## wip/ember
==> flow/design.v (excerpt) <==
module fft_16 #(
    parameter WD = 12,
    parameter WNRD = 9
)(
    input                  clk,
    input                  rst_n,
    input                  en,
    input  signed [WD-1:0] sin_re,
    input  signed [WD-1:0] sin_im,
    output signed [WD-1:0] sout_re,
    output signed [WD-1:0] sout_im
);
    localparam W16_1_RE = 9'b011101100;
    localparam W16_1_IM = 9'b110011110;
    localparam W16_2_RE = 9'b010110101;
    localparam W16_2_IM = 9'b101001010;
    localparam W16_3_RE = 9'b001100001;
    localparam W16_3_IM = 9'b100010011;
    localparam W16_4_RE = 9'b000000000;
    localparam W16_4_IM = 9'b100000000;
    localparam W16_5_RE = 9'b110011110;
    localparam W16_5_IM = 9'b100010011;
    localparam W16_6_RE = 9'b101001010;
    localparam W16_6_IM = 9'b101001010;
    localparam W16_7_RE = 9'b100010011;
    localparam W16_7_IM = 9'b110011110;
    reg [3:0] count;
    reg  signed [WNRD-1:0] w1_re, w1_im, w2_re, w2_im;
    wire signed [WNRD-1:0] w3_re, w3_im;
    reg  signed [WD-1:0] d1_re [0:7];
    reg  signed [WD-1:0] d1_im [0:7];
    wire signed [WD-1:0] bf1_a_re;
    wire signed [WD-1:0] bf1_a_im;
    wire signed [WD-1:0] bf1_b_re;
    wire signed [WD-1:0] bf1_b_im;
    wire signed [WD-1:0] mux1_a_re;
    wire signed [WD-1:0] mux1_a_im;
    wire signed [WD-1:0] mux1_b_re;
    wire signed [WD-1:0] mux1_b_im;
    wire signed [WD-1:0] tf1_re;
    wire signed [WD-1:0] tf1_im;
    wire signed [WD-1:0] mux1_out_re;
    wire signed [WD-1:0] mux1_out_im;
    reg signed  [WD-1:0] stage1_out_re;
    reg signed  [WD-1:0] stage1_out_im;
    reg  signed [WD-1:0] d2_re [0:3];
    reg  signed [WD-1:0] d2_im [0:3];
    wire signed [WD-1:0] bf2_a_re;
    wire signed [WD-1:0] bf2_a_im;
    wire signed [WD-1:0] bf2_b_re;
    wire signed [WD-1:0] bf2_b_im;
    wire signed [WD-1:0] mux2_a_re;
    wire signed [WD-1:0] mux2_a_im;
    wire signed [WD-1:0] mux2_b_re;
    wire signed [WD-1:0] mux2_b_im;
    wire signed [WD-1:0] tf2_re;
    wire signed [WD-1:0] tf2_im;
  ...
Size: roughly 6800 cells after synthesis, roughly 460 flip-flops, ~53000 um2 of cells after synthesis.
Settings: LEC_CHECK=0, ABC_AREA=1, CAP_MARGIN=20, CELL_PAD_IN_SITES_DETAIL_PLACEMENT=0, CELL_PAD_IN_SITES_GLOBAL_PLACEMENT=0, CORE_MARGIN=2, CORE_UTILIZATION=70, CTS_CLUSTER_SIZE=74, MIN_ROUTING_LAYER=met1, PLACE_DENSITY_LB_ADDON=0.09, SETUP_SLACK_MARGIN=-0.02, SLEW_MARGIN=15; clock period 9.39 ns.
run.sh (not shown) runs the stock make flow with config.mk's settings and CLKGATE_MAP_FILE=.
wip/ember closes out successfully: all stages finished, all timing, DRC and antenna checks passed.
--- input diff wip/ember..wip/zinc ---
Settings: a deleted CELL_PAD_IN_SITES_GLOBAL_PLACEMENT that had been 0; a deleted PLACE_DENSITY_LB_ADDON that had been 0.09; a change of SETUP_SLACK_MARGIN from -0.02 to -0.47; a deleted MIN_ROUTING_LAYER that had been met1; a change of CORE_UTILIZATION from 70 to 71; a deleted CELL_PAD_IN_SITES_DETAIL_PLACEMENT that had been 0; a change of SLEW_MARGIN from 15 to 20; a deleted ABC_AREA that had been 1; a deleted CTS_CLUSTER_SIZE that had been 74; a change of the clock period (ns, I/O delays scaled along) from 9.39 to 8.49.
Results
[wip/zinc] flow finished | final checks: failed | reasons: setup timing. Relative to wip/ember, actual transition at the worst max-transition pin increased by 230 ps in wip/zinc. Adder and majority gate portion of the synthesized area ends up lower on wip/ember. Between wip/ember and wip/zinc, the flow reports critical path depth decreasing by more than 10%. Synthesized-area fraction occupied by ao, oa, aoi and oai cells was lower in wip/ember than in wip/zinc. The run showing the smaller utilization after layout is wip/ember. From wip/ember to wip/zinc the numbers moved as follows: sequential cell area share shrank by 0.60 points, worst setup margin moved down.
Inputs modified between wip/zinc and wip/umber:
Settings: SETUP_SLACK_MARGIN: -0.47 -> unset; CORE_UTILIZATION: 71 -> 40; the clock period (ns, I/O delays scaled along): 8.49 -> 10.7.
### Flow results
wip/zinc finished all stages; however, its layout fails the closing checks, the failures being setup timing.
wip/umber finished every step from synthesis to the final layout, and the layout passed the timing, design-rule and antenna checks.
Summary: with wip/zinc as the reference, count of cells resized by post-cts repair in wip/umber moved down by more than half.
wip/umber: tightest hold margin 28 ps below wip/zinc
The global-route usage number comes out higher for wip/zinc vs wip/umber.
wip/umber vs wip/zinc — critical path depth climbed by more than 10%
Detailed-router iteration count before antenna repair: lower on wip/umber
wip/umber: number of clock buffers inserted by TritonCTS about 10% above wip/zinc
Re share of the clock period used by the worst path after layout: wip/umber and wip/zinc aren't equal, and the lower value belongs to wip/umber.
Going from wip/zinc to wip/umber, non-clock buffer count shrinks by about 40%.

* * *

fft_16 again, from the RTL that the note above started with.
==> flow/design.v (excerpt) <==
module fft_16 #(
    parameter WD = 12,
    parameter WNRD = 9
)(
    input                  clk,
    input                  rst_n,
    input                  en,
    input  signed [WD-1:0] sin_re,
    input  signed [WD-1:0] sin_im,
    output signed [WD-1:0] sout_re,
    output signed [WD-1:0] sout_im
);
make LEC_CHECK=0 CAP_MARGIN=20 CORE_ASPECT_RATIO=1.38 CORE_MARGIN=2 CORE_UTILIZATION=53 CTS_CLUSTER_DIAMETER=42 MAX_ROUTING_LAYER=met4 PLACE_DENSITY_LB_ADDON=0.22 SETUP_SLACK_MARGIN=-0.92 SLEW_MARGIN=20 finish   # period 13.4 ns
The first run passed the timing, design-rule and antenna checks.
==> next run, changes <==
ABC_AREA = 1   (was default)
CORE_ASPECT_RATIO = default   (was 1.38)
CORE_UTILIZATION = 72   (was 53)
CTS_CLUSTER_DIAMETER = 263   (was 42)
CTS_CLUSTER_SIZE = 44   (was default)
MAX_ROUTING_LAYER = default   (was met4)
PLACE_DENSITY_LB_ADDON = 0.2   (was 0.22)
SETUP_SLACK_MARGIN = 1.7   (was -0.92)
clock period = 6.63 ns   (was 13.4 ns; I/O delays follow)
What happened: Now the flow did not get past global routing with ODB-0269; die size shrinks by a quarter to a third; synthesized area grows slightly; synthesized cell count grows by about a fifth.
==> next run, changes <==
ABC_AREA = default   (was 1)
CTS_CLUSTER_DIAMETER = default   (was 263)
CTS_CLUSTER_SIZE = default   (was 44)
PLACE_DENSITY_LB_ADDON = default   (was 0.2)
SETUP_SLACK_MARGIN = -0.26   (was 1.7)
clock period = 9.7 ns   (was 6.63 ns; I/O delays follow)
=> This time the run completed, yet does not pass: setup timing. Synthesized area shrinks slightly. Die size fell slightly. Synthesized cell count fell by about a fifth.
==> next run, changes <==
ABC_AREA = 1   (was default)
MAX_ROUTING_LAYER = met4   (was default)
PLACE_DENSITY_LB_ADDON = 0.01   (was default)
SETUP_SLACK_MARGIN = 2.43   (was -0.26)
clock period = 8.37 ns   (was 9.7 ns; I/O delays follow)
After rerunning: The new run reached the layout checks and failed them: setup timing; area after synthesis came out higher by 1.5%; routed wire length rose by 17%; design area grows by 7.3%; setup slack got worse by 0.11 ns; register-to-register slack is worse by 0.40 ns.
==> next run, changes <==
CELL_PAD_IN_SITES_DETAIL_PLACEMENT = 0   (was default)
CELL_PAD_IN_SITES_GLOBAL_PLACEMENT = 0   (was default)
CTS_CLUSTER_DIAMETER = 206   (was default)
MIN_ROUTING_LAYER = met1   (was default)
SETUP_SLACK_MARGIN = 1.33   (was 2.43)
SLEW_MARGIN = 15   (was 20)
clock period = 9.3 ns   (was 8.37 ns; I/O delays follow)
Outcome: The changed run completed without violations. Worst hold slack is worse by 0.0031 ns. Via count came out lower by 3.8%. Die size stays the same.
==> next run, changes <==
ABC_AREA = default   (was 1)
CORE_UTILIZATION = 66   (was 72)
CTS_CLUSTER_DIAMETER = 103   (was 206)
MAX_ROUTING_LAYER = default   (was met4)
PLACE_DENSITY_LB_ADDON = 0.09   (was 0.01)
SETUP_SLACK_MARGIN = 1.38   (was 1.33)
clock period = 4.87 ns   (was 9.3 ns; I/O delays follow)
Result:
- The changed run completed, yet does not pass: setup timing
- wire length is higher slightly
- worst setup slack loses 4.8 ns
- non-clock buffer count is higher by 586
